### flow/constraint.sdc
create_clock -name core_clock -period 129.0 [get_ports {clk}]
set_input_delay 25.8000 -clock core_clock [delete_from_list [all_inputs] [get_ports {clk}]]
set_output_delay 25.8000 -clock core_clock [all_outputs]
set_load 0.01 [all_outputs]
### flow/run.sh
#!/bin/bash
# the make line also repeats each setting of config.mk as NAME=value (left out here)
make -C /OpenROAD-flow-scripts/flow DESIGN_CONFIG=/design/flow/config.mk WORK_HOME=/design/flow/orfs CLKGATE_MAP_FILE= finish
### flow/design.v
`timescale 1ns / 1ps
module debounce(pb_debounced, pb, clk);
    output pb_debounced;
    input pb;
    input clk;
    reg [3:0] DFF;
    always @(posedge clk) begin
        DFF[3:1] <= DFF[2:0];
        DFF[0] <= pb;
    end
    assign pb_debounced = (DFF == 4'b1111) ? 1'b1 : 1'b0;
endmodule
module button(clk, btn, rst_n);
    input clk;
    input btn;
    output reg rst_n;
    always @(posedge clk) begin
        rst_n <= ~btn;
    end
endmodule
module one_pulse(clk, signal, op);
    input clk;
    input signal;
    output reg op;
    reg delay;
    always @(posedge clk) begin
        if (signal == 1'b1 && delay == 1'b0)
            op <= 1'b1;
        else
            op <= 1'b0;
        delay <= signal;
    end
endmodule
`timescale 1ns / 1ps
module clock_divider(
    input clk,
    input rst_n,
    input [31:0] num,
    output reg clk_div
    );
    reg [31:0] count;
    wire enough;
    assign enough = count >= num - 32'd1;
    always @(posedge clk) begin
        if (~rst_n || !enough) begin
            clk_div <= 1'b0;
        end else begin            
            clk_div <= 1'b1;
        end
        if (~rst_n || enough) begin
            count <= 32'd0;
        end else begin            
            count <= count + 32'd1;
        end
    end
endmodule
`timescale 1ns / 1ps
module pulse_wave_gen(
    input clk,
    input rst,
    input sample_tick,
    input [15:0]wave_length,  
    input [6:0]amplitude,
    input [5:0] duty,
    output [7:0]out
    );
    wire [15:0] high_length;
    wire [15:0] low_length;
    assign high_length = (wave_length * duty) >> 6;
    assign low_length = wave_length - high_length;
    wire state_transition;
    reg state;
    reg [15:0]sample_count;
    parameter up = 1'b0;
    parameter down = 1'b1;
    always @(posedge clk) begin
        if (state_transition || ~rst) begin
            sample_count <= 16'd0;
        end else begin
            if (sample_tick) 
                sample_count <= sample_count + 16'd1;
            else
                sample_count <= sample_count;
        end
        if (~rst) begin
            state <= up;
        end else begin
            if (state_transition)
                state <= ~state;
            else
                state <= state;
        end
    end
    assign state_transition = (sample_count >= high_length && state == up) || (sample_count >= low_length && state == down);
    assign out = (state == down)? (8'd127 - amplitude) : (8'd127 + amplitude);
endmodule
`timescale 1ns / 1ps
module triangle_wave_gen(
    input clk,
    input rst,
    input sample_tick,
    input [15:0]wave_length,  
    input [6:0]amplitude,
    output [7:0]out
    );
    wire [15:0] first_half_length;
    wire [15:0] second_half_length;
    assign first_half_length = wave_length >> 1;
    assign second_half_length = wave_length - first_half_length;
    wire state_transition;
    reg state;
    reg [15:0]sample_count;
    parameter up = 1'b0;
    parameter down = 1'b1;
    always @(posedge clk) begin
        if (state_transition || ~rst) begin
            sample_count <= 16'd0;
        end else begin
            if (sample_tick) 
                sample_count <= sample_count + 16'd1;
            else
                sample_count <= sample_count;
        end
        if (~rst) begin
            state <= up;
        end else begin
            if (state_transition)
                state <= ~state;
            else
                state <= state;
        end
    end
    assign state_transition = (sample_count >= first_half_length && state == up) || (sample_count >= second_half_length && state == down);
    assign out = (state == up)? (sample_count * amplitude * 2 / first_half_length) + (8'd127 - amplitude) : ((second_half_length - sample_count)* amplitude * 2 / second_half_length) + (8'd127 - amplitude);
endmodule
`timescale 1ns / 1ps
module AD_envelope_gen(
    input clk,
    input rst,
    input sample_tick,
    input [15:0]attack_time,
    input [15:0]decay_time,
    input [6:0] amplitude,
    input note_pressed,
    output [7:0]envelope
    );
    wire note_start;
    one_pulse op1(clk, note_pressed, note_start);
    wire state_transition;
    reg [15:0] sample_count;
    reg [1:0] state;
    wire [1:0] next_state;
    parameter attack = 2'd0;
    parameter decay = 2'd1;
    parameter idle = 2'd2;
    assign state_transition = (sample_count >= attack_time && state == attack) || (sample_count >= decay_time && state == decay) || note_start;
    assign next_state = note_start ? attack : (state + 2'd1);
    always @(posedge clk) begin
        if (~rst) begin
            state <= idle;
        end else begin
            if (state_transition)
                state <= next_state;
            else
                state <= state;
        end
        if (~rst || state_transition) begin
            sample_count <= 16'd0;
        end else begin
            if (sample_tick) begin
                sample_count <= sample_count + 16'd1;
            end else begin
                sample_count <= sample_count;
            end
        end
    end
    reg [11:0] ve;
    always @(posedge clk) begin
        if (~rst) begin
            ve <= 8'd0;
        end else begin
            if (sample_tick) begin
                if (state == attack)
                    ve <= amplitude * sample_count / attack_time;
                else if (state == decay)
                    ve <= amplitude * (decay_time - sample_count) / decay_time;
                else
                    ve <= 8'd0;
            end else begin
                ve <= ve;
            end
        end
    end
    assign envelope = ve > 8'd255 ? 8'd255 : ve[7:0];
endmodule
`timescale 1ns / 1ps
module noise_gen(
    input clk,
    input rst,
    input clk_div,
    input [6:0] amplitude,
    output [7:0] out
    );
    reg [7:0] noise;
    always @(posedge clk) begin
        if (~rst) begin
            noise <= 8'd27;
        end else begin
            if (clk_div) begin
                noise[7] <= noise[6];
                noise[6] <= noise[5];
                noise[5] <= noise[4];
                noise[4] <= noise[3];
                noise[3] <= noise[2];
                noise[2] <= noise[1];
                noise[1] <= noise[0];
                noise[0] <= noise[3] ^ noise[7];
            end else begin
                noise <= noise;
            end
        end
    end
    assign out = ((noise * amplitude) / 16'd127) + 8'd127 - amplitude;
endmodule
`timescale 1ns / 1ps
module mixer(
    input clk,
    input rst,
    input sample_tick,
    input [7:0] in0,
    input [7:0] in1,
    input [7:0] in2,
    input [7:0] in3,
    output reg [7:0] out
    );
    reg [9:0] mixed_value;
    wire [7:0] next_value;
    wire [9:0] sum;
    assign sum = ((in0 + in1) + (in2 + in3));
    always @(posedge clk) begin
        if (~rst) begin
            mixed_value <= 10'd0;
            out <= 8'd127;
        end else begin
            mixed_value <= (sum > 10'd381)? sum - 10'd381 : 10'd0;
            out <= sample_tick ? next_value : out;
        end
    end
    assign next_value = (mixed_value > 10'd255)? 8'd255 : mixed_value[7:0];    
endmodule
`timescale 1ns / 1ps
module PWM_gen (
    input clk,
    input rst,
    input [7:0] duty,
    output reg PWM
);
reg [7:0] count;
always @(posedge clk) begin
    if (~rst) begin
        count <= 8'd0;
        PWM <= 1'b0;
    end else begin
        count <= count + 8'd1;
        if(count < duty)
            PWM <= 1'b1;
        else
            PWM <= 1'b0;
    end
end
endmodule
`timescale 1ns / 1ps
module synth_top(
    input clk,
    input rst,
    input btnL,
    input [15:0] sw,
    output [3:0] led,
	output pmod_1,	 
	output pmod_2,	 
	output pmod_4	 
    );
    wire trigger_noise;
    debounce dn(trigger_noise, btnL, clk);
    assign led = sw[3:0];
    assign pmod_2 = 1'd1;	 
    assign pmod_4 = 1'd1;	 
    wire sample_tick;
    wire noise_tick;
    wire rst_n;
    button br(clk, rst, rst_n);
    clock_divider cd(
        clk,
        rst_n,
        16'd1024,
        sample_tick
    );
    clock_divider cdn(
        clk,
        rst_n,
        {16'd0, 16'b1110_1110_0110_0001},
        noise_tick
    );
    wire wnotecd, wnotecd2;
    clock_divider cdnote(
        clk,
        rst_n,
        32'd250_000,
        wnotecd
    );
    clock_divider cdnote2(
        clk,
        rst_n,
        32'd125_000,
        wnotecd2
    );
    reg [15:0] pulse1_wave_len;
    reg [15:0] pulse2_wave_len;
    reg [15:0] tri_wave_len;
    parameter [0:31] score_amp1 = 32'b1111_1111_1111_1111_0000_0000_0000_0000;
    parameter [0:31] score_amp2 = 32'b1000_0010_1000_0000_0000_0000_0000_0000;
    reg [4:0] score_ptr;
    always @(posedge clk) begin
        if (score_ptr == 5'd0) begin
            pulse2_wave_len <= 16'd148;
        end else begin
            pulse2_wave_len <= 16'd187;
        end
        if (~rst_n) begin
            tri_wave_len <= 16'd1493;
        end else begin
            if (wnotecd) begin
                if (tri_wave_len == 16'd747) begin
                    tri_wave_len <= 16'd1493;
                end else begin
                    tri_wave_len <= 16'd747;
                end
            end else begin
                tri_wave_len <= tri_wave_len;
            end
        end
        if (~rst_n) begin
            pulse1_wave_len <= 16'd373;
        end else begin
            if (wnotecd2) begin
                if (pulse1_wave_len == 16'd373) begin
                    pulse1_wave_len <= 16'd333;
                end else if (pulse1_wave_len == 16'd333) begin
                    pulse1_wave_len <= 16'd296;
                end else if (pulse1_wave_len == 16'd296) begin
                    pulse1_wave_len <= 16'd249;
                end else begin
                    pulse1_wave_len <= 16'd373;
                end
            end else begin
                pulse1_wave_len <= pulse1_wave_len;
            end
        end
        if (~rst_n) begin
            score_ptr <= 5'd0;
        end else begin
            if (wnotecd2) begin
                score_ptr <= score_ptr + 5'd1;
            end else begin
                score_ptr <= score_ptr;
            end
        end
    end
    wire [7:0] pulse1_out;
    wire [7:0] pulse2_out;
    wire [7:0] triangle_out;
    wire [7:0] noise_out;
    wire [7:0] mixer_out;
    pulse_wave_gen pwg1(
        .clk(clk),
        .rst(rst_n),
        .sample_tick(sample_tick),
        .wave_length(pulse1_wave_len),  
        .amplitude(7'd7 * score_amp1[score_ptr]),
        .duty(31),
        .out(pulse1_out)
    );
    pulse_wave_gen pwg2(
        .clk(clk),
        .rst(rst_n),
        .sample_tick(sample_tick),
        .wave_length(pulse2_wave_len),  
        .amplitude(7'd15 * score_amp2[score_ptr]),
        .duty(8),
        .out(pulse2_out)
    );
    triangle_wave_gen twg(
        .clk(clk),
        .rst(rst_n),
        .sample_tick(sample_tick),
        .wave_length(tri_wave_len),  
        .amplitude(127),
        .out(triangle_out)
    );
    wire [7:0] noise_envelope;
    AD_envelope_gen noise_ad(
    .clk(clk),
    .rst(rst_n),
    .sample_tick(sample_tick),
    .attack_time(200),
    .decay_time(5000),
    .amplitude(127),
    .note_pressed(trigger_noise),
    .envelope(noise_envelope)
    );
    noise_gen ng(
        .clk(clk),
        .rst(rst_n),
        .clk_div(noise_tick),
        .amplitude(noise_envelope),
        .out(noise_out)
    );
    reg [7:0] pulse1;
    reg [7:0] pulse2;
    reg [7:0] triangle;
    reg [7:0] noise;
    always @(posedge clk) begin
        if (sw[3])
            pulse1 <= pulse1_out;
        else
            pulse1 <= 8'd127;
        if (sw[2])
            pulse2 <= pulse2_out;
        else
            pulse2 <= 8'd127;
        if (sw[1])
            triangle <= triangle_out;
        else
            triangle <= 8'd127;
        if (sw[0])
            noise <= noise_out;
        else
            noise <= 8'd127;
    end
    mixer mx(
        .clk(clk),
        .rst(rst_n),
        .sample_tick(sample_tick),
        .in0(pulse1),
        .in1(pulse2),
        .in2(triangle),
        .in3(noise),
        .out(mixer_out)
    );
    PWM_gen audio_out(
        .clk(clk),
        .rst(rst_n),
        .duty(mixer_out),
        .PWM(pmod_1)
    );
endmodule
### flow/config.mk
export PLATFORM = sky130hd
export DESIGN_NAME = synth_top
export DESIGN_NICKNAME = synth_top
export VERILOG_FILES = /design/flow/design.v
export SDC_FILE = /design/flow/constraint.sdc
export NUM_CORES = 4
export LEC_CHECK = 0
export ABC_AREA = 0
export CAP_MARGIN = 20
export CELL_PAD_IN_SITES_DETAIL_PLACEMENT = 2
export CORE_MARGIN = 2
export CORE_UTILIZATION = 33
export CTS_CLUSTER_DIAMETER = 73
export MIN_ROUTING_LAYER = met1
export SLEW_MARGIN = 10
export TNS_END_PERCENT = 95
==> results of run 1 <==
-- metrics by stage --
stage | setup WS, ps | util
after detailed placement | 11860 | 0.350
after floorplan | 28730 | -
after CTS | 10670 | 0.357
final | 7910 | 0.358
after global placement | 22820 | 0.350
after global routing | 1820 | 0.358
-- routing by layer --
layer	GRT usage	share of wire	vias up
li1	-	-	23100
met1	0.300	0.36	27000
met2	0.546	0.52	2194
met3	0.0448	0.046	1207
met4	0.203	0.075	2
met5	0	0.000046	-
-- area by class of cell --
| cell class | instances | area, sq um |
|---|---|---|
| clock buffers | 42 | 867 |
| flip-flops and latches | 291 | 5830 |
| repair buffers | 69 | 557 |
| diodes | 1 | 2.50 |
| well taps | 2044 | 2560 |
| multi-input cells | 5551 | 43200 |
| fillers | 17600 | 98800 |
| clock inverters | 16 | 198 |
| inverters | 477 | 1790 |
==> results.sh, run 1 <==
# physical design summary
export IMPL_yosysChipArea_sq_um=51100
export IMPL_warnings=126
export IMPL_worstHoldPathCells=0
export IMPL_root_buffer="clkbuf_16"
export IMPL_antenna_found_initial=3
export IMPL_design_area_sq_um=55000
export IMPL_yosys_most_used_dff="dfxtp_1"
export IMPL_ys_sh_simple=0.206
export IMPL_post_synth_ao_oa_area_fraction=0.230
export IMPL_ys_cells=6403
export IMPL_ys_top_logic_family="adder cells"
export IMPL_r2r_end="triangle[0]$_SDFF_PN1_"
export IMPL_cts_setup_buffers=0
export IMPL_crit_family="AND-OR/OR-AND gates"
export IMPL_syn_area_sq_um=51100
export IMPL_r2r_slack_ps=7910
export IMPL_cts_tree="built"
export IMPL_adder_share=0.288
export IMPL_wire_per_inst_microns=28.1
export IMPL_ys_sh_mux=0.0321
export IMPL_cts_resized=0
export IMPL_worst_setup_path_type="flop to flop"
export IMPL_timing_critical_path_mode_cell="o21a_1"
export IMPL_top_area_cell="ha_1"
export IMPL_path_max_fanout=36
export IMPL_common_cells="783 x ha_1, 529 x nand2_1, 479 x nor2_1, 475 x inv_1, 385 x a21oi_1"
export IMPL_avgSynthCellArea_sq_um=7.98
export IMPL_fp_utilization=0.332
export IMPL_grt_remaining_overflow=0
export IMPL_cts_buffers=31
export IMPL_portBuffers=11
export IMPL_grt_pass1_wl_microns=372000
export IMPL_gp_congestion=0.876
export IMPL_grt_max_degree=55
export IMPL_status="timing/DRC/antenna clean"
export IMPL_antenna_left=0
export IMPL_first_global_vias=62400
export IMPL_fmax_ghz=0.00826
export IMPL_die_area_sq_um=158000
export IMPL_edf_count=0
export IMPL_slowest_stage="o311ai_0"
export IMPL_fin_cells=8491
export IMPL_worstPathArrival_ps=121520
export IMPL_synth_flops=291
export IMPL_hold_class="flop to flop"
export IMPL_worstHoldStart="dn.DFF[1]$_DFF_P_"
export IMPL_synth_async_reset_ratio=0
export IMPL_fp_dieW_microns=398
export IMPL_ys_top_cells_by_area="ha_1 19%, dfxtp_1 11%, fa_1 9.4%"
export IMPL_finalCritPeriodShare=0.939
export IMPL_synth_xor_area_share=0.0822
export IMPL_slew_headroom=0.236
export IMPL_ios=26
export IMPL_cts_max_path_buffers=3
export IMPL_die_h_microns=398
export IMPL_rr_startpoint="tri_wave_len[9]$_SDFFE_PN0P_"
export IMPL_endpoint="triangle[0]$_SDFF_PN1_"
export IMPL_drt_iter0_drc=3401
export IMPL_setup_violations=0
export IMPL_synth_top_cell_area_share=0.192
export IMPL_worstPathRequired_ps=129440
export IMPL_finalSetupTns_ps=0
export IMPL_maxCapViolCount=0
export IMPL_top_cell="ha_1"
export IMPL_viasPerCell=6.30
export IMPL_placed_area_sq_um=53900
export IMPL_placed_cells=8424
export IMPL_crit_path_end_kind="flop"
export IMPL_yosys_stat_seqShare=0.114
export IMPL_row_count=144
export IMPL_clkSinkCount=291
export IMPL_critPathMaxStageDelay_ps=990
export IMPL_whs_endpoint="dn.DFF[2]$_DFF_P_"
export IMPL_drc=0
export IMPL_cts_htree_levels=1
export IMPL_clk_latency_ps=630
export IMPL_hold_buffers=0
export IMPL_ff2ff_path_depth=455
export IMPL_area_growth_pct=7.67
export IMPL_path_buffers=17
export IMPL_vias=53500
export IMPL_final_setup_skew_ps=39.1
export IMPL_cp_num_cells=455
export IMPL_slew_viol_final=0
export IMPL_worst_pin_slew_ps=1130
export IMPL_cp_start_kind="flop"
export IMPL_yosysWarnings=18
export IMPL_hold_violations=0
export IMPL_wl_microns=238000
export IMPL_coreArea_sq_um=154000
export IMPL_path_clk_slew_ps=70
export IMPL_synth_cells=6403
export IMPL_rsz0062_at_grt="no"
export IMPL_grt_use_total=0.293
export IMPL_period_minus_slack_ps=121090
export IMPL_drt_pass1_iter_count=6
export IMPL_ys_types=128
export IMPL_fin_nets=7463
export IMPL_dp_hpwl_microns=174000
export IMPL_hold_slack_ps=349
export IMPL_cp_startpoint="tri_wave_len[9]$_SDFFE_PN0P_"
==> run 2: changes to the inputs <==
Settings changed: ABC_AREA 0 to 1, CAP_MARGIN 20 to 5, CELL_PAD_IN_SITES_DETAIL_PLACEMENT 2 to unset, CORE_UTILIZATION 33 to 72, CTS_CLUSTER_DIAMETER 73 to unset, CTS_CLUSTER_SIZE set to 100, MIN_ROUTING_LAYER met1 to unset, SLEW_MARGIN 10 to 20, TNS_END_PERCENT 95 to unset.
Clock period 129.0 ns to 96.6 ns, I/O delays scaled along.
==> results.sh, run 2 <==
# physical design summary
export IMPL_viasPerCell=5.47
export IMPL_cp_startpoint="tri_wave_len[8]$_SDFFE_PN1P_"
export IMPL_worst_pin_slew_ps=1150
export IMPL_cts_htree_levels=1
export IMPL_cts_buffers=31
export IMPL_grt_use_met3=0.0282
export IMPL_wire_per_inst_microns=13.6
export IMPL_worstHoldStart="dn.DFF[2]$_DFF_P_"
export IMPL_ios=26
export IMPL_final_setup_skew_ps=16.6
export IMPL_grt_pass1_wl_microns=203000
export IMPL_slowest_stage="dfxtp_4"
export IMPL_clk_latency_ps=580
export IMPL_edf_count=0
export IMPL_common_cells="1,716 x nand2_1, 1,288 x inv_1, 783 x ha_1, 552 x nor2_1, 443 x a21oi_1"
export IMPL_first_global_vias=45400
export IMPL_crit_family="AND-OR/OR-AND gates"
export IMPL_fmax_ghz=0.0113
export IMPL_yosys_most_used_dff="dfxtp_1"
export IMPL_coreArea_sq_um=73200
export IMPL_area_growth_pct=6.21
export IMPL_design_area_sq_um=56600
export IMPL_die_h_microns=276
export IMPL_antenna_left=0
export IMPL_r2r_slack_ps=8390
export IMPL_drt_iter0_drc=2822
export IMPL_fin_nets=9005
export IMPL_synth_async_reset_ratio=0
export IMPL_hold_slack_ps=350
export IMPL_combGateArea_sq_um=42200
export IMPL_whs_endpoint="dn.DFF[3]$_DFF_P_"
export IMPL_slew_viol_final=0
export IMPL_busiest_layer="met2"
export IMPL_ff2ff_path_depth=648
export IMPL_cts_tree="built"
export IMPL_fillers=5791
export IMPL_ys_top_cells_by_area="ha_1 18%, nand2_1 12%, dfxtp_1 11%"
export IMPL_antenna_found_initial=1
export IMPL_warnings=127
export IMPL_path_buffers=113
export IMPL_grt_util_met2=0.534
export IMPL_worst_slack_ps=8390
export IMPL_fin_cells=8947
export IMPL_regArea_sq_um=5830
export IMPL_top_cell="nand2_1"
export IMPL_placed_cells=8784
export IMPL_grt_max_degree=48
export IMPL_fp_utilization=0.729
export IMPL_vias=48900
export IMPL_clkSinkCount=291
export IMPL_gp_congestion=0.944
export IMPL_use_met1=0.407
export IMPL_top_area_cell="ha_1"
export IMPL_final_core_util=0.774
export IMPL_drc=0
export IMPL_path_max_fanout=29
export IMPL_endpoint="triangle[0]$_SDFF_PN1_"
export IMPL_hold_violations=0
export IMPL_portBuffers=11
export IMPL_status="timing/DRC/antenna clean"
export IMPL_worst_setup_path_type="flop to flop"
export IMPL_ys_sh_simple=0.290
export IMPL_period_minus_slack_ps=88210
export IMPL_cp_start_kind="flop"
export IMPL_ys_sh_mux=0.000563
export IMPL_avgSynthCellArea_sq_um=6.81
export IMPL_yosysWarnings=18
export IMPL_ys_top_logic_family="simple AND/OR/NAND/NOR gates"
export IMPL_ys_cells=7830
export IMPL_drt_pass1_iter_count=6
export IMPL_ys_types=84
export IMPL_finalSetupTns_ps=0
export IMPL_yosysChipArea_sq_um=53300
export IMPL_path_clk_slew_ps=70
export IMPL_worstPathRequired_ps=97070
export IMPL_timing_critical_path_mode_cell="nand2_1"
export IMPL_adder_share=0.274
export IMPL_synth_xor_area_share=0.0867
export IMPL_syn_area_sq_um=53300
export IMPL_rr_startpoint="tri_wave_len[8]$_SDFFE_PN1P_"
export IMPL_synth_top_cell_area_share=0.184
export IMPL_fp_dieW_microns=276
export IMPL_critPathMaxStageDelay_ps=450
export IMPL_grt_remaining_overflow=0
export IMPL_grt_use_total=0.304
export IMPL_worstHoldPathCells=0
export IMPL_row_count=99
export IMPL_cts_max_path_buffers=3
export IMPL_route_antenna_diode_count=0
export IMPL_post_synth_ao_oa_area_fraction=0.128
export IMPL_dp_hpwl_microns=97500
export IMPL_detailedPlace_worstSlack_ps=-251
export IMPL_wl_microns=121000
export IMPL_worstPathArrival_ps=88680
export IMPL_root_buffer="clkbuf_16"
export IMPL_die_area_sq_um=76300
export IMPL_r2r_end="triangle[0]$_SDFF_PN1_"
export IMPL_slew_headroom=0.229
export IMPL_hold_class="flop to flop"
export IMPL_finalCritPeriodShare=0.913
export IMPL_maxCapViolCount=0
export IMPL_crit_path_end_kind="flop"
export IMPL_cp_num_cells=648
export IMPL_setup_violations=0
export IMPL_synth_flops=291
export IMPL_synth_cells=7830
export IMPL_placed_area_sq_um=54400
export IMPL_yosys_stat_seqShare=0.109
[run 2: layer usage]
layer | share of wire | wire (microns)
met1 | 0.46 | 56400
met3 | 0.041 | 4940
met4 | 0.023 | 2840
met2 | 0.47 | 57300
met5 | 0 | 0
[run 2: what timing repair did]
action | CTS | global route
pin swaps | 1 | 15
gates resized | 4 | 95
setup buffers | 0 | 89
gates cloned | 0 | 16
hold buffers | 0 | 0
endpoints found under the setup margin | 1 | 4
[run 2: cell type report]
| type | instances | area share |
|---|---|---|
| Multi-Input combinational cell | 6128 | 0.746 |
| Sequential cell | 291 | 0.103 |
| Inverter | 1383 | 0.0935 |
| Tap cell | 959 | 0.0212 |
| Timing Repair Buffer | 124 | 0.0177 |
| Clock buffer | 39 | 0.0148 |
| Clock inverter | 19 | 0.00393 |
| Timing Repair inverter | 4 | 0.000420 |
==> run 3: changes to the inputs <==
Settings changed: CTS_CLUSTER_DIAMETER set to 396, PLACE_DENSITY set to 0.43, SETUP_SLACK_MARGIN set to 3.07, TNS_END_PERCENT set to 10.
Clock period 96.6 ns to 53.4 ns, I/O delays scaled along.
==> results.sh, run 3 <==
# implementation run metrics
export IMPL_fp_utilization=0.729
export IMPL_coreArea_sq_um=73200
export IMPL_common_cells="1,716 x nand2_1, 1,288 x inv_1, 783 x ha_1, 552 x nor2_1, 443 x a21oi_1"
export IMPL_top_cell="nand2_1"
export IMPL_ys_top_logic_family="simple AND/OR/NAND/NOR gates"
export IMPL_ys_top_cells_by_area="ha_1 18%, nand2_1 12%, dfxtp_1 11%"
export IMPL_cts_buffers=6
export IMPL_stop_stage="5_1_grt"
export IMPL_dp_hpwl_microns=143000
export IMPL_cts_htree_levels=1
export IMPL_gp_congestion=0.988
export IMPL_fp_dieW_microns=276
export IMPL_synth_cells=7830
export IMPL_post_synth_ao_oa_area_fraction=0.128
export IMPL_avgSynthCellArea_sq_um=6.81
export IMPL_ys_sh_mux=0.000563
export IMPL_synth_top_cell_area_share=0.184
export IMPL_die_area_sq_um=76300
export IMPL_top_area_cell="ha_1"
export IMPL_ios=26
export IMPL_root_buffer="clkbuf_16"
export IMPL_error_line="[ERROR GRT-0116] Global routing finished with congestion. Check the congestion regions in the DRC Viewer."
export IMPL_yosys_most_used_dff="dfxtp_1"
export IMPL_ys_cells=7830
export IMPL_yosysChipArea_sq_um=53300
export IMPL_placed_cells=10400
export IMPL_yosys_stat_seqShare=0.109
export IMPL_edf_count=0
export IMPL_ys_sh_simple=0.290
export IMPL_cts_max_path_buffers=3
export IMPL_synth_xor_area_share=0.0867
export IMPL_status="stopped before the end"
export IMPL_synth_async_reset_ratio=0
export IMPL_ys_types=84
export IMPL_grt_remaining_overflow=538
export IMPL_portBuffers=11
export IMPL_clkSinkCount=291
export IMPL_adder_share=0.274
export IMPL_grt_use_total=0.792
export IMPL_yosysWarnings=18
export IMPL_syn_area_sq_um=53300
export IMPL_synth_flops=291
export IMPL_row_count=99
export IMPL_die_h_microns=276
## run 3: repair_timing
item | CTS
buffers inserted | 188
gates cloned | 1
pin swaps | 193
hold buffers | 0
endpoints found under the setup margin | 8
resized | 179
## run 3: through the flow
step           setup TNS (ps)  area, sq um  setup WS, ps  utilization
4_1_cts                -87720        69100        -20340        0.944
3_5_place_dp          -113210        66800        -23980        0.913
3_3_place_gp           -68570        66800        -17380        0.913
2_1_floorplan         -131930        54300        -26900            -
## run 3: routing by layer
layer | overflow | track usage
met5 | 3 | 0.378
met4 | 167 | 0.808
met3 | 16 | 0.654
met2 | 332 | 0.966
met1 | 20 | 0.764
==> run 4: changes to the inputs <==
Settings changed: CORE_UTILIZATION 72 to 70, CTS_CLUSTER_DIAMETER 396 to 383, CTS_CLUSTER_SIZE 100 to unset, GPL_ROUTABILITY_DRIVEN set to 1, PLACE_DENSITY 0.43 to unset, SETUP_SLACK_MARGIN 3.07 to -2.0, SLEW_MARGIN 20 to 35, TNS_END_PERCENT 10 to unset.
Clock period 53.4 ns to 81.4 ns, I/O delays scaled along.
==> results.sh, run 4 <==
# physical design summary
export IMPL_antenna_left=0
export IMPL_worstHoldStart="dn.DFF[2]$_DFF_P_"
export IMPL_synth_cells=7830
export IMPL_slew_viol_final=0
export IMPL_cp_start_kind="flop"
export IMPL_endpoint="triangle[0]$_SDFF_PN1_"
export IMPL_antenna_found_initial=0
export IMPL_drt_pass1_iter_count=6
export IMPL_r2r_end="triangle[0]$_SDFF_PN1_"
export IMPL_ys_top_logic_family="simple AND/OR/NAND/NOR gates"
export IMPL_area_growth_pct=9.43
export IMPL_post_synth_ao_oa_area_fraction=0.128
export IMPL_rsz0062_at_grt="yes"
export IMPL_combGateArea_sq_um=42500
export IMPL_ys_types=84
export IMPL_ff2ff_path_depth=642
export IMPL_path_max_fanout=24
export IMPL_wire_per_inst_microns=13.6
export IMPL_final_core_util=0.771
export IMPL_first_global_vias=46300
export IMPL_avgSynthCellArea_sq_um=6.81
export IMPL_setup_violations=0
export IMPL_synth_async_reset_ratio=0
export IMPL_final_setup_skew_ps=15.2
export IMPL_placed_area_sq_um=56400
export IMPL_synth_flops=291
export IMPL_row_count=101
export IMPL_yosysChipArea_sq_um=53300
export IMPL_route_antenna_diode_count=0
export IMPL_yosys_stat_seqShare=0.109
export IMPL_hold_violations=0
export IMPL_fillers=6096
export IMPL_crit_family="AND-OR/OR-AND gates"
export IMPL_ys_sh_mux=0.000563
export IMPL_crit_path_end_kind="flop"
export IMPL_grt_remaining_overflow=0
export IMPL_fin_nets=9186
export IMPL_regArea_sq_um=5830
export IMPL_fp_utilization=0.705
export IMPL_top_area_cell="ha_1"
export IMPL_worst_pin_slew_ps=779
export IMPL_fin_cells=9144
export IMPL_ys_cells=7830
export IMPL_adder_share=0.274
export IMPL_die_area_sq_um=78400
export IMPL_slew_headroom=0.477
export IMPL_critPathMaxStageDelay_ps=400
export IMPL_finalCritPeriodShare=0.966
export IMPL_viasPerCell=5.41
export IMPL_whs_endpoint="dn.DFF[3]$_DFF_P_"
export IMPL_path_buffers=115
export IMPL_drc=0
export IMPL_yosys_most_used_dff="dfxtp_1"
export IMPL_dp_hpwl_microns=101000
export IMPL_ys_top_cells_by_area="ha_1 18%, nand2_1 12%, dfxtp_1 11%"
export IMPL_path_clk_slew_ps=70
export IMPL_detailedPlace_worstSlack_ps=-2400
export IMPL_hold_class="flop to flop"
export IMPL_fp_dieW_microns=280
export IMPL_worst_slack_ps=2740
export IMPL_syn_area_sq_um=53300
export IMPL_clkSinkCount=291
export IMPL_r2r_slack_ps=2740
export IMPL_cts_tree="built"
export IMPL_coreArea_sq_um=75700
export IMPL_cts_buffers=28
export IMPL_synth_xor_area_share=0.0867
export IMPL_timing_critical_path_mode_cell="nand2_1"
export IMPL_rr_startpoint="tri_wave_len[9]$_SDFFE_PN0P_"
export IMPL_clk_latency_ps=560
export IMPL_grt_max_degree=83
export IMPL_vias=49500
export IMPL_edf_count=0
export IMPL_gp_congestion=0.957
export IMPL_placed_cells=9039
export IMPL_status="timing/DRC/antenna clean"
export IMPL_slowest_stage="dfxtp_4"
export IMPL_portBuffers=11
export IMPL_grt_pass1_wl_microns=211000
export IMPL_top_cell="nand2_1"
export IMPL_drt_iter0_drc=2599
export IMPL_period_minus_slack_ps=78660
export IMPL_wl_microns=125000
export IMPL_root_buffer="clkbuf_16"
export IMPL_common_cells="1,716 x nand2_1, 1,288 x inv_1, 783 x ha_1, 552 x nor2_1, 443 x a21oi_1"
export IMPL_cp_startpoint="tri_wave_len[9]$_SDFFE_PN0P_"
export IMPL_cts_htree_levels=1
export IMPL_yosysWarnings=18
export IMPL_worstPathRequired_ps=81830
export IMPL_warnings=128
export IMPL_worstHoldPathCells=0
export IMPL_cts_max_path_buffers=3
export IMPL_design_area_sq_um=58400
export IMPL_synth_top_cell_area_share=0.184
export IMPL_ios=26
export IMPL_cp_num_cells=642
export IMPL_maxCapViolCount=0
export IMPL_worstPathArrival_ps=79090
export IMPL_worst_setup_path_type="flop to flop"
export IMPL_ys_sh_simple=0.290
export IMPL_fmax_ghz=0.0127
export IMPL_grt_use_total=0.313
export IMPL_die_h_microns=280
==> run 4: metrics by stage <==
step | TNS [ps] | hold slack (ps)
2_1_floorplan | -2290 | 331
3_3_place_gp | -352 | 335
3_5_place_dp | -2720 | 339
4_1_cts | -1850 | 359
5_1_grt | -7970 | 375
6_report | 0 | 359
==> run 4: layout make-up <==
type	instances	share of cell area
Sequential cell	291	0.100
Multi-Input combinational cell	6117	0.728
Clock buffer	35	0.0133
Timing Repair Buffer	321	0.0430
Inverter	1383	0.0903
Clock inverter	17	0.00418
Timing Repair inverter	2	0.000300
Tap cell	978	0.0210
==> run 4: routing by layer <==
layer	global-route usage	vias to the layer above	routed length (microns)
met4	0.0520	0	2170
met1	0.424	22700	58000
met5	0	-	0
met3	0.0206	157	5240
met2	0.553	910	59300
li1	-	25700	-
==> run 4: what timing repair did <==
| action | in CTS | in global routing |
|---|---|---|
| setup endpoints to repair | 1 | 3 |
| pin swaps | 2 | 67 |
| setup buffers | 2 | 51 |
| resized | 9 | 155 |
| endpoints found under the hold margin | 0 | 0 |
| hold buffers | 0 | 0 |
| gates cloned | 0 | 3 |
==> run 5: changes to the inputs <==
Settings changed: ABC_AREA 1 to unset, CAP_MARGIN 5 to 40, CORE_UTILIZATION 70 to 72, CTS_CLUSTER_SIZE set to 36, GPL_ROUTABILITY_DRIVEN 1 to 0, PLACE_DENSITY_LB_ADDON set to 0.0, SETUP_SLACK_MARGIN -2.0 to 5.0, SLEW_MARGIN 35 to 20.
Clock period 81.4 ns to 32.7 ns, I/O delays scaled along.
==> results.sh, run 5 <==
# implementation run metrics
export IMPL_status="stopped before the end"
export IMPL_stop_stage="4_1_cts"
export IMPL_error_line="[ERROR DPL-0033] detailed placement checks failed during check placement."
export IMPL_placed_cells=8891
export IMPL_ys_top_logic_family="adder cells"
export IMPL_ys_sh_mux=0.0321
export IMPL_synth_async_reset_ratio=0
export IMPL_yosys_stat_seqShare=0.114
export IMPL_row_count=97
export IMPL_syn_area_sq_um=51100
export IMPL_top_cell="ha_1"
export IMPL_die_h_microns=270
export IMPL_adder_share=0.288
export IMPL_common_cells="783 x ha_1, 529 x nand2_1, 479 x nor2_1, 475 x inv_1, 385 x a21oi_1"
export IMPL_ys_cells=6403
export IMPL_dp_hpwl_microns=154000
export IMPL_ios=26
export IMPL_edf_count=0
export IMPL_ys_top_cells_by_area="ha_1 19%, dfxtp_1 11%, fa_1 9.4%"
export IMPL_fp_utilization=0.728
export IMPL_fp_dieW_microns=270
export IMPL_yosys_most_used_dff="dfxtp_1"
export IMPL_avgSynthCellArea_sq_um=7.98
export IMPL_post_synth_ao_oa_area_fraction=0.230
export IMPL_top_area_cell="ha_1"
export IMPL_yosysChipArea_sq_um=51100
export IMPL_die_area_sq_um=73100
export IMPL_yosysWarnings=18
export IMPL_synth_cells=6403
export IMPL_coreArea_sq_um=70100
export IMPL_synth_flops=291
export IMPL_portBuffers=11
export IMPL_ys_types=128
export IMPL_synth_top_cell_area_share=0.192
export IMPL_ys_sh_simple=0.206
export IMPL_synth_xor_area_share=0.0822
run 5: through the flow:
stage	setup TNS (ps)	cell area, sq um	worst slack (ps)	hold WS, ps
floorplan	-333240	52700	-55100	324
global placement	-289970	65100	-48820	326
detailed placement	-328900	65100	-54670	344
==> run 6: changes to the inputs <==
Settings changed: CAP_MARGIN 40 to 20, CELL_PAD_IN_SITES_DETAIL_PLACEMENT set to 2, CORE_MARGIN 2 to 4, CORE_UTILIZATION 72 to 60, CTS_CLUSTER_DIAMETER 383 to unset, CTS_CLUSTER_SIZE 36 to 93, GPL_ROUTABILITY_DRIVEN 0 to unset, MIN_ROUTING_LAYER set to met2, PLACE_DENSITY set to 0.83, PLACE_DENSITY_LB_ADDON 0.0 to unset, SETUP_SLACK_MARGIN 5.0 to -2.0, TNS_END_PERCENT set to 55.
Clock period 32.7 ns to 64.4 ns, I/O delays scaled along.
==> results.sh, run 6 <==
# implementation run metrics
export IMPL_status="stopped before the end"
export IMPL_stop_stage="3_5_place_dp"
export IMPL_error_line="[ERROR DPL-0033] detailed placement checks failed during check placement."
export IMPL_avgSynthCellArea_sq_um=7.98
export IMPL_portBuffers=11
export IMPL_synth_flops=291
export IMPL_yosysWarnings=18
export IMPL_die_area_sq_um=89900
export IMPL_fp_dieW_microns=300
export IMPL_ys_top_cells_by_area="ha_1 19%, dfxtp_1 11%, fa_1 9.4%"
export IMPL_ios=26
export IMPL_die_h_microns=300
export IMPL_coreArea_sq_um=84100
export IMPL_yosys_stat_seqShare=0.114
export IMPL_edf_count=0
export IMPL_synth_async_reset_ratio=0
export IMPL_top_cell="ha_1"
export IMPL_row_count=106
export IMPL_ys_types=128
export IMPL_syn_area_sq_um=51100
export IMPL_adder_share=0.288
export IMPL_yosys_most_used_dff="dfxtp_1"
export IMPL_ys_cells=6403
export IMPL_post_synth_ao_oa_area_fraction=0.230
export IMPL_synth_xor_area_share=0.0822
export IMPL_synth_top_cell_area_share=0.192
export IMPL_yosysChipArea_sq_um=51100
export IMPL_gp_congestion=1.07
export IMPL_synth_cells=6403
export IMPL_ys_sh_mux=0.0321
export IMPL_top_area_cell="ha_1"
export IMPL_fp_utilization=0.608
export IMPL_common_cells="783 x ha_1, 529 x nand2_1, 479 x nor2_1, 475 x inv_1, 385 x a21oi_1"
export IMPL_ys_top_logic_family="adder cells"
export IMPL_ys_sh_simple=0.206
## run 6: through the flow
step	cells	instance area [sq um]	TNS [ps]	hold slack (ps)
after global placement	9073	65200	-53420	328
after floorplan	6477	52600	-85470	324
==> run 7: changes to the inputs <==
Settings changed: ABC_AREA set to 1, CELL_PAD_IN_SITES_DETAIL_PLACEMENT 2 to unset, CORE_MARGIN 4 to 2, CORE_UTILIZATION 60 to 72, CTS_CLUSTER_DIAMETER set to 250, CTS_CLUSTER_SIZE 93 to unset, HOLD_SLACK_MARGIN set to -0.08, MIN_ROUTING_LAYER met2 to unset, PLACE_DENSITY 0.83 to unset, SETUP_SLACK_MARGIN -2.0 to unset, TNS_END_PERCENT 55 to 5.
Clock period 64.4 ns to 67.7 ns, I/O delays scaled along.
==> results.sh, run 7 <==
# implementation run metrics
export IMPL_edf_count=0
export IMPL_die_h_microns=276
export IMPL_synth_top_cell_area_share=0.184
export IMPL_error_line="[ERROR DPL-0033] detailed placement checks failed during check placement."
export IMPL_coreArea_sq_um=73200
export IMPL_detailedPlace_worstSlack_ps=-12740
export IMPL_synth_cells=7830
export IMPL_synth_xor_area_share=0.0867
export IMPL_ys_sh_mux=0.000563
export IMPL_ys_cells=7830
export IMPL_yosys_stat_seqShare=0.109
export IMPL_dp_hpwl_microns=138000
export IMPL_adder_share=0.274
export IMPL_synth_flops=291
export IMPL_stop_stage="4_1_cts"
export IMPL_placed_cells=10400
export IMPL_top_area_cell="ha_1"
export IMPL_post_synth_ao_oa_area_fraction=0.128
export IMPL_common_cells="1,716 x nand2_1, 1,288 x inv_1, 783 x ha_1, 552 x nor2_1, 443 x a21oi_1"
export IMPL_ys_sh_simple=0.290
export IMPL_syn_area_sq_um=53300
export IMPL_synth_async_reset_ratio=0
export IMPL_portBuffers=11
export IMPL_row_count=99
export IMPL_yosysWarnings=18
export IMPL_fp_dieW_microns=276
export IMPL_die_area_sq_um=76300
export IMPL_top_cell="nand2_1"
export IMPL_ys_top_logic_family="simple AND/OR/NAND/NOR gates"
export IMPL_yosys_most_used_dff="dfxtp_1"
export IMPL_gp_congestion=0.949
export IMPL_ys_types=84
export IMPL_ios=26
export IMPL_yosysChipArea_sq_um=53300
export IMPL_fp_utilization=0.729
export IMPL_status="stopped before the end"
export IMPL_ys_top_cells_by_area="ha_1 18%, nand2_1 12%, dfxtp_1 11%"
export IMPL_avgSynthCellArea_sq_um=6.81
-- run 7: metrics by stage --
step	cell area [sq um]	setup TNS, ps	hold WS, ps
floorplan	54300	-36640	331
detailed placement	66800	-36540	338
global placement	66800	-15100	333
==> run 8: changes to the inputs <==
Settings changed: ABC_AREA 1 to unset, CORE_UTILIZATION 72 to 58, CTS_CLUSTER_DIAMETER 250 to unset, HOLD_SLACK_MARGIN -0.08 to unset, TNS_END_PERCENT 5 to unset.
Clock period 67.7 ns to 81.3 ns, I/O delays scaled along.
==> results.sh, run 8 <==
# physical design summary
export IMPL_grt_remaining_overflow=0
export IMPL_cts_tree="built"
export IMPL_yosys_most_used_dff="dfxtp_1"
export IMPL_worst_setup_path_type="flop to flop"
export IMPL_cts_htree_levels=1
export IMPL_edf_count=0
export IMPL_vias=52300
export IMPL_cts_buffers=26
export IMPL_antenna_left=0
export IMPL_synth_xor_area_share=0.0822
export IMPL_placed_area_sq_um=63500
export IMPL_cts_max_path_buffers=3
export IMPL_crit_path_end_kind="flop"
export IMPL_hold_buffers=0
export IMPL_yosys_stat_seqShare=0.114
export IMPL_slew_viol_final=0
export IMPL_drt_iter0_drc=2871
export IMPL_path_clk_slew_ps=70
export IMPL_drc=0
export IMPL_ff2ff_path_depth=471
export IMPL_fp_utilization=0.587
export IMPL_final_core_util=0.777
export IMPL_adder_share=0.288
export IMPL_route_met2_wl_microns=73600
export IMPL_ys_cells=6403
export IMPL_finalSetupTns_ps=-7120
export IMPL_route_antenna_diode_count=0
export IMPL_yosysWarnings=18
export IMPL_detailedPlace_worstSlack_ps=-6990
export IMPL_root_buffer="clkbuf_16"
export IMPL_antenna_found_initial=2
export IMPL_synth_top_cell_area_share=0.192
export IMPL_period_minus_slack_ps=86380
export IMPL_slew_headroom=0.295
export IMPL_die_h_microns=301
export IMPL_path_buffers=58
export IMPL_grt_max_degree=67
export IMPL_final_setup_skew_ps=22.1
export IMPL_yosysChipArea_sq_um=51100
export IMPL_status="finished with violations"
export IMPL_portBuffers=11
export IMPL_first_global_vias=52200
export IMPL_top_area_cell="ha_1"
export IMPL_wire_per_inst_microns=16.2
export IMPL_met3_length_microns=4640
export IMPL_ys_sh_simple=0.206
export IMPL_worstHoldStart="dn.DFF[1]$_DFF_P_"
export IMPL_ys_top_cells_by_area="ha_1 19%, dfxtp_1 11%, fa_1 9.4%"
export IMPL_rr_startpoint="tri_wave_len[9]$_SDFFE_PN0P_"
export IMPL_r2r_slack_ps=-5080
export IMPL_ios=26
export IMPL_worstPathArrival_ps=86810
export IMPL_area_growth_pct=32.3
export IMPL_warnings=130
export IMPL_path_max_fanout=8
export IMPL_row_count=108
export IMPL_cp_num_cells=471
export IMPL_fillers=6507
export IMPL_fin_nets=9048
export IMPL_synth_cells=6403
export IMPL_ys_sh_mux=0.0321
export IMPL_worstPathRequired_ps=81740
export IMPL_hold_class="flop to flop"
export IMPL_top_cell="ha_1"
export IMPL_r2r_end="triangle[0]$_SDFF_PN1_"
export IMPL_fmax_ghz=0.0116
export IMPL_fp_dieW_microns=301
export IMPL_fin_cells=9181
export IMPL_hold_violations=0
export IMPL_die_area_sq_um=90500
export IMPL_worst_pin_slew_ps=1050
export IMPL_gp_congestion=0.913
export IMPL_viasPerCell=5.70
export IMPL_maxCapViolCount=0
export IMPL_timing_critical_path_mode_cell="o21a_1"
export IMPL_met1_length_microns=65100
export IMPL_wl_microns=149000
export IMPL_critPathMaxStageDelay_ps=560
export IMPL_setup_violations=2
export IMPL_post_synth_ao_oa_area_fraction=0.230
export IMPL_cp_start_kind="flop"
export IMPL_synth_async_reset_ratio=0
export IMPL_drt_pass1_iter_count=6
export IMPL_top_layer_used="met5"
export IMPL_synth_flops=291
export IMPL_syn_area_sq_um=51100
export IMPL_ys_top_logic_family="adder cells"
export IMPL_crit_family="AND-OR/OR-AND gates"
export IMPL_clk_latency_ps=570
export IMPL_rsz0062_at_grt="yes"
export IMPL_failed_checks="setup timing"
export IMPL_hold_slack_ps=355
export IMPL_coreArea_sq_um=87000
export IMPL_grt_pass1_wl_microns=246000
export IMPL_finalCritPeriodShare=1.06
export IMPL_worstHoldPathCells=0
export IMPL_design_area_sq_um=67600
export IMPL_cp_startpoint="tri_wave_len[9]$_SDFFE_PN0P_"
export IMPL_whs_endpoint="dn.DFF[2]$_DFF_P_"
export IMPL_slowest_stage="or4b_4"
export IMPL_ys_types=128
export IMPL_endpoint="triangle[0]$_SDFF_PN1_"
export IMPL_common_cells="783 x ha_1, 529 x nand2_1, 479 x nor2_1, 475 x inv_1, 385 x a21oi_1"
export IMPL_worst_slack_ps=-5080
export IMPL_avgSynthCellArea_sq_um=7.98
export IMPL_clkSinkCount=291
export IMPL_dp_hpwl_microns=116000
export IMPL_grt_use_total=0.321
export IMPL_placed_cells=8857
## run 8: timing repair
item	CTS	global route
gates cloned	1	0
setup endpoints to repair	2	3
pin swaps	156	121
resized	148	94
setup buffers	220	55
## run 8: area by class of cell
cell class	instances	area, sq um	share of cell area
Sequential cell	291	5840	0.0863
Multi-Input combinational cell	5551	45000	0.665
Clock inverter	15	148	0.00218
Clock buffer	33	718	0.0106
Timing Repair Buffer	1659	12700	0.188
Tap cell	1155	1450	0.0214
Inverter	477	1800	0.0266
## run 8: metal layers
metal | vias up | GRT usage
met5 | - | 0
met4 | 2 | 0.110
met3 | 319 | 0.0180
met2 | 988 | 0.590
met1 | 24700 | 0.396
li1 | 26300 | -
==> run 9: changes to the inputs <==
Settings changed: ABC_AREA set to 1, CAP_MARGIN 20 to 40, CORE_UTILIZATION 58 to 65, CTS_CLUSTER_DIAMETER set to 383, GPL_ROUTABILITY_DRIVEN set to 1, SETUP_SLACK_MARGIN set to 5.0.
Clock period 81.3 ns to 88.1 ns, I/O delays scaled along.
==> results.sh, run 9 <==
# physical design summary
export IMPL_fin_nets=9219
export IMPL_cts_htree_levels=1
export IMPL_hold_class="flop to flop"
export IMPL_path_max_fanout=8
export IMPL_viasPerCell=5.39
export IMPL_path_clk_slew_ps=80
export IMPL_clk_latency_ps=570
export IMPL_row_count=105
export IMPL_clkSinkCount=291
export IMPL_ys_top_logic_family="simple AND/OR/NAND/NOR gates"
export IMPL_dp_hpwl_microns=101000
export IMPL_period_minus_slack_ps=79570
export IMPL_grt_use_met3=0.0235
export IMPL_combGateArea_sq_um=43600
export IMPL_wl_microns=132000
export IMPL_slowest_stage="nor4_4"
export IMPL_portBuffers=11
export IMPL_fillers=6859
export IMPL_fmax_ghz=0.0126
export IMPL_finalSetupTns_ps=0
export IMPL_whs_endpoint="dn.DFF[2]$_DFF_P_"
export IMPL_fp_utilization=0.653
export IMPL_hold_slack_ps=352
export IMPL_slew_headroom=0.420
export IMPL_yosys_stat_seqShare=0.109
export IMPL_post_synth_ao_oa_area_fraction=0.128
export IMPL_busiest_layer="met2"
export IMPL_synth_cells=7830
export IMPL_adder_share=0.274
export IMPL_ys_sh_simple=0.290
export IMPL_synth_top_cell_area_share=0.184
export IMPL_fp_dieW_microns=290
export IMPL_endpoint="triangle[0]$_SDFF_PN1_"
export IMPL_regArea_sq_um=5840
export IMPL_grt_pass1_wl_microns=214000
export IMPL_drc=0
export IMPL_maxCapViolCount=0
export IMPL_vias=50000
export IMPL_area_growth_pct=12.2
export IMPL_die_area_sq_um=84400
export IMPL_warnings=127
export IMPL_rsz0062_at_grt="no"
export IMPL_yosysWarnings=18
export IMPL_worstHoldPathCells=0
export IMPL_worstPathArrival_ps=80040
export IMPL_synth_flops=291
export IMPL_timing_critical_path_mode_cell="nand2_2"
export IMPL_hold_buffers=0
export IMPL_worstPathRequired_ps=88570
export IMPL_antenna_left=0
export IMPL_worst_pin_slew_ps=870
export IMPL_placed_area_sq_um=55000
export IMPL_root_buffer="clkbuf_16"
export IMPL_finalCritPeriodShare=0.903
export IMPL_avgSynthCellArea_sq_um=6.81
export IMPL_ys_top_cells_by_area="ha_1 18%, nand2_1 12%, dfxtp_1 11%"
export IMPL_worst_slack_ps=8530
export IMPL_top_cell="nand2_1"
export IMPL_yosys_most_used_dff="dfxtp_1"
export IMPL_drt_pass1_iter_count=5
export IMPL_crit_family="AND-OR/OR-AND gates"
export IMPL_detailedPlace_worstSlack_ps=-1260
export IMPL_rr_startpoint="tri_wave_len[9]$_SDFFE_PN0P_"
export IMPL_edf_count=0
export IMPL_antenna_found_initial=0
export IMPL_top_area_cell="ha_1"
export IMPL_cts_max_path_buffers=3
export IMPL_grt_use_total=0.296
export IMPL_common_cells="1,716 x nand2_1, 1,288 x inv_1, 783 x ha_1, 552 x nor2_1, 443 x a21oi_1"
export IMPL_cp_startpoint="tri_wave_len[9]$_SDFFE_PN0P_"
export IMPL_die_h_microns=290
export IMPL_coreArea_sq_um=81700
export IMPL_design_area_sq_um=59800
export IMPL_gp_congestion=0.965
export IMPL_grt_util_met2=0.510
export IMPL_ff2ff_path_depth=643
export IMPL_route_antenna_diode_count=0
export IMPL_final_setup_skew_ps=14.6
export IMPL_ys_sh_mux=0.000563
export IMPL_crit_path_end_kind="flop"
export IMPL_critPathMaxStageDelay_ps=450
export IMPL_wire_per_inst_microns=14.3
export IMPL_ios=26
export IMPL_status="timing/DRC/antenna clean"
export IMPL_yosysChipArea_sq_um=53300
export IMPL_cp_num_cells=643
export IMPL_ys_types=84
export IMPL_setup_violations=0
export IMPL_drt_iter0_drc=2900
export IMPL_grt_max_degree=52
export IMPL_r2r_slack_ps=8530
export IMPL_syn_area_sq_um=53300
export IMPL_synth_xor_area_share=0.0867
export IMPL_slew_viol_final=0
export IMPL_cts_tree="built"
export IMPL_synth_async_reset_ratio=0
export IMPL_ys_cells=7830
export IMPL_r2r_end="triangle[0]$_SDFF_PN1_"
export IMPL_cp_start_kind="flop"
export IMPL_worstHoldStart="dn.DFF[1]$_DFF_P_"
export IMPL_path_buffers=132
export IMPL_grt_remaining_overflow=0
export IMPL_hold_violations=0
export IMPL_first_global_vias=46200
export IMPL_cts_buffers=27
export IMPL_use_met1=0.405
export IMPL_worst_setup_path_type="flop to flop"
-- run 9: layout make-up --
type                       count  share of cell area
tap                         1070              0.0224
multi-input combinational   6121               0.729
timing repair buffer         346              0.0467
clock buffer                  39              0.0137
timing repair inverter         7            0.000795
clock inverter                11             0.00197
inverter                    1383              0.0883
sequential                   291              0.0976
-- run 9: timing repair --
| action | in CTS | in global routing |
|---|---|---|
| setup buffers | 55 | 210 |
| gates resized | 76 | 385 |
| pin swaps | 26 | 317 |
| cloned | 6 | 10 |
| endpoints found under the setup margin | 3 | 4 |
| hold endpoints to repair | 0 | 0 |
-- run 9: per-layer routing --
layer  part of all wire  up-vias
met2               0.47     1016
met3              0.045      218
met4              0.025        0
met1               0.46    23000
li1                   -    25800
met5                  0        -
-- run 9: metrics by stage --
| step | utilization | instances |
|---|---|---|
| 3_5_place_dp | 0.673 | 8937 |
| 3_3_place_gp | 0.673 | 8935 |
| 5_1_grt | 0.732 | 9268 |
| 2_1_floorplan | - | 7904 |
| 6_report | 0.732 | 9268 |
| 4_1_cts | 0.694 | 9048 |
==> run 10: changes to the inputs <==
Settings changed: ABC_AREA 1 to unset, CAP_MARGIN 40 to 20, CORE_UTILIZATION 65 to 71, CTS_CLUSTER_DIAMETER 383 to 264, CTS_CLUSTER_SIZE set to 98, GPL_ROUTABILITY_DRIVEN 1 to unset, PLACE_DENSITY set to 0.39, SETUP_SLACK_MARGIN 5.0 to unset.
Clock period 88.1 ns to 67.1 ns, I/O delays scaled along.
==> results.sh, run 10 <==
# implementation run metrics
export IMPL_row_count=98
export IMPL_syn_area_sq_um=51100
export IMPL_ys_types=128
export IMPL_die_h_microns=272
export IMPL_post_synth_ao_oa_area_fraction=0.230
export IMPL_yosys_most_used_dff="dfxtp_1"
export IMPL_synth_async_reset_ratio=0
export IMPL_ys_top_logic_family="adder cells"
export IMPL_status="stopped before the end"
export IMPL_ys_sh_simple=0.206
export IMPL_fp_utilization=0.716
export IMPL_yosysWarnings=18
export IMPL_stop_stage="4_1_cts"
export IMPL_dp_hpwl_microns=151000
export IMPL_yosysChipArea_sq_um=51100
export IMPL_ios=26
export IMPL_synth_cells=6403
export IMPL_avgSynthCellArea_sq_um=7.98
export IMPL_ys_top_cells_by_area="ha_1 19%, dfxtp_1 11%, fa_1 9.4%"
export IMPL_error_line="[ERROR DPL-0033] detailed placement checks failed during check placement."
export IMPL_synth_xor_area_share=0.0822
export IMPL_fp_dieW_microns=272
export IMPL_top_cell="ha_1"
export IMPL_gp_congestion=1.01
export IMPL_coreArea_sq_um=71400
export IMPL_edf_count=0
export IMPL_yosys_stat_seqShare=0.114
export IMPL_ys_cells=6403
export IMPL_portBuffers=11
export IMPL_detailedPlace_worstSlack_ps=-19510
export IMPL_ys_sh_mux=0.0321
export IMPL_adder_share=0.288
export IMPL_synth_flops=291
export IMPL_synth_top_cell_area_share=0.192
export IMPL_common_cells="783 x ha_1, 529 x nand2_1, 479 x nor2_1, 475 x inv_1, 385 x a21oi_1"
export IMPL_die_area_sq_um=74100
export IMPL_top_area_cell="ha_1"
[run 10: metrics by stage]
| stage | instances | cell area (sq um) | hold WS (ps) | util |
|---|---|---|---|---|
| global placement | 8854 | 64800 | 328 | 0.907 |
| detailed placement | 8854 | 64800 | 336 | 0.907 |
| floorplan | 6477 | 52700 | 324 | - |
==> run 11: changes to the inputs <==
Settings changed: ABC_AREA set to 1, CORE_UTILIZATION 71 to 66, CTS_CLUSTER_DIAMETER 264 to unset, CTS_CLUSTER_SIZE 98 to 100, PLACE_DENSITY 0.39 to unset, PLACE_DENSITY_LB_ADDON set to 0.01.
Clock period 67.1 ns to 99.7 ns, I/O delays scaled along.
==> results.sh, run 11 <==
# physical design summary
export IMPL_ios=26
export IMPL_path_max_fanout=29
export IMPL_finalSetupTns_ps=0
export IMPL_yosysChipArea_sq_um=53300
export IMPL_yosys_most_used_dff="dfxtp_1"
export IMPL_ys_top_logic_family="simple AND/OR/NAND/NOR gates"
export IMPL_crit_family="AND-OR/OR-AND gates"
export IMPL_path_buffers=112
export IMPL_worstPathRequired_ps=100180
export IMPL_cp_startpoint="tri_wave_len[9]$_SDFFE_PN0P_"
export IMPL_die_area_sq_um=83100
export IMPL_adder_share=0.274
export IMPL_finalCritPeriodShare=0.900
export IMPL_setup_violations=0
export IMPL_worstHoldPathCells=0
export IMPL_worst_setup_path_type="flop to flop"
export IMPL_worstPathArrival_ps=90200
export IMPL_hold_class="flop to flop"
export IMPL_root_buffer="clkbuf_16"
export IMPL_ys_cells=7830
export IMPL_clkSinkCount=291
export IMPL_cts_max_path_buffers=3
export IMPL_maxCapViolCount=0
export IMPL_r2r_slack_ps=9980
export IMPL_slew_headroom=0.232
export IMPL_ys_sh_mux=0.000563
export IMPL_post_synth_ao_oa_area_fraction=0.128
export IMPL_edf_count=0
export IMPL_yosysWarnings=18
export IMPL_fp_utilization=0.664
export IMPL_warnings=125
export IMPL_area_growth_pct=5.72
export IMPL_ys_types=84
export IMPL_wl_microns=119000
export IMPL_grt_remaining_overflow=0
export IMPL_top_cell="nand2_1"
export IMPL_fin_nets=8971
export IMPL_fp_dieW_microns=288
export IMPL_avgSynthCellArea_sq_um=6.81
export IMPL_grt_use_total=0.286
export IMPL_slowest_stage="dfxtp_2"
export IMPL_worstHoldStart="dn.DFF[1]$_DFF_P_"
export IMPL_syn_area_sq_um=53300
export IMPL_critPathMaxStageDelay_ps=460
export IMPL_clk_latency_ps=610
export IMPL_hold_violations=0
export IMPL_antenna_found_initial=1
export IMPL_fmax_ghz=0.0111
export IMPL_grt_pass1_wl_microns=205000
export IMPL_grt_max_degree=44
export IMPL_drc=0
export IMPL_synth_flops=291
export IMPL_design_area_sq_um=56400
export IMPL_cts_htree_levels=1
export IMPL_whs_endpoint="dn.DFF[2]$_DFF_P_"
export IMPL_common_cells="1,716 x nand2_1, 1,288 x inv_1, 783 x ha_1, 552 x nor2_1, 443 x a21oi_1"
export IMPL_worst_pin_slew_ps=1140
export IMPL_drt_iter0_drc=2279
export IMPL_ys_sh_simple=0.290
export IMPL_placed_area_sq_um=54500
export IMPL_crit_path_end_kind="flop"
export IMPL_final_setup_skew_ps=26.9
export IMPL_ff2ff_path_depth=643
export IMPL_coreArea_sq_um=80300
export IMPL_first_global_vias=45400
export IMPL_cts_buffers=30
export IMPL_vias=48000
export IMPL_rr_startpoint="tri_wave_len[9]$_SDFFE_PN0P_"
export IMPL_die_h_microns=288
export IMPL_endpoint="triangle[0]$_SDFF_PN1_"
export IMPL_wire_per_inst_microns=13.2
export IMPL_period_minus_slack_ps=89720
export IMPL_cp_num_cells=643
export IMPL_viasPerCell=5.32
export IMPL_antenna_left=0
export IMPL_fillers=7056
export IMPL_row_count=104
export IMPL_cp_start_kind="flop"
export IMPL_yosys_stat_seqShare=0.109
export IMPL_slew_viol_final=0
export IMPL_synth_cells=7830
export IMPL_gp_congestion=0.905
export IMPL_cts_tree="built"
export IMPL_path_clk_slew_ps=70
export IMPL_drt_pass1_iter_count=6
export IMPL_synth_async_reset_ratio=0
export IMPL_timing_critical_path_mode_cell="nand2_1"
export IMPL_synth_xor_area_share=0.0867
export IMPL_r2r_end="triangle[0]$_SDFF_PN1_"
export IMPL_route_antenna_diode_count=0
export IMPL_synth_top_cell_area_share=0.184
export IMPL_portBuffers=11
export IMPL_top_area_cell="ha_1"
export IMPL_dp_hpwl_microns=96500
export IMPL_status="timing/DRC/antenna clean"
export IMPL_final_core_util=0.702
export IMPL_ys_top_cells_by_area="ha_1 18%, nand2_1 12%, dfxtp_1 11%"
==> run 11: area by class of cell <==
type                       instances  area (sq um)  share of cell area
inverter                        1383          5280              0.0936
clock buffer                      35           790              0.0140
multi-input combinational       6129         42200               0.748
tap                             1060          1330              0.0235
timing repair buffer              89           703              0.0125
sequential                       291          5830               0.103
timing repair inverter             5          28.8            0.000510
clock inverter                    21           272             0.00482
==> run 11: repair_timing <==
item,in CTS,in global routing
gates resized,0,71
setup buffers,0,57
hold endpoints to repair,0,0
setup endpoints to repair,0,3
hold buffers,0,0
==> run 11: metrics by stage <==
| stage | cells | worst slack (ps) | hold slack, ps |
|---|---|---|---|
| floorplan | 7904 | 9910 | 331 |
| global placement | 8882 | 4520 | 333 |
| detailed placement | 8882 | 2150 | 338 |
| CTS | 8938 | 1890 | 352 |
| global route | 9013 | -370 | 360 |
| finish | 9013 | 9980 | 352 |
==> run 11: layer usage <==
layer	up-vias	track usage	wire [microns]
li1	25300	-	-
met1	21700	0.371	55400
met2	763	0.512	56700
met3	179	0.0237	4040
met4	2	0.0720	3160
met5	-	0	13
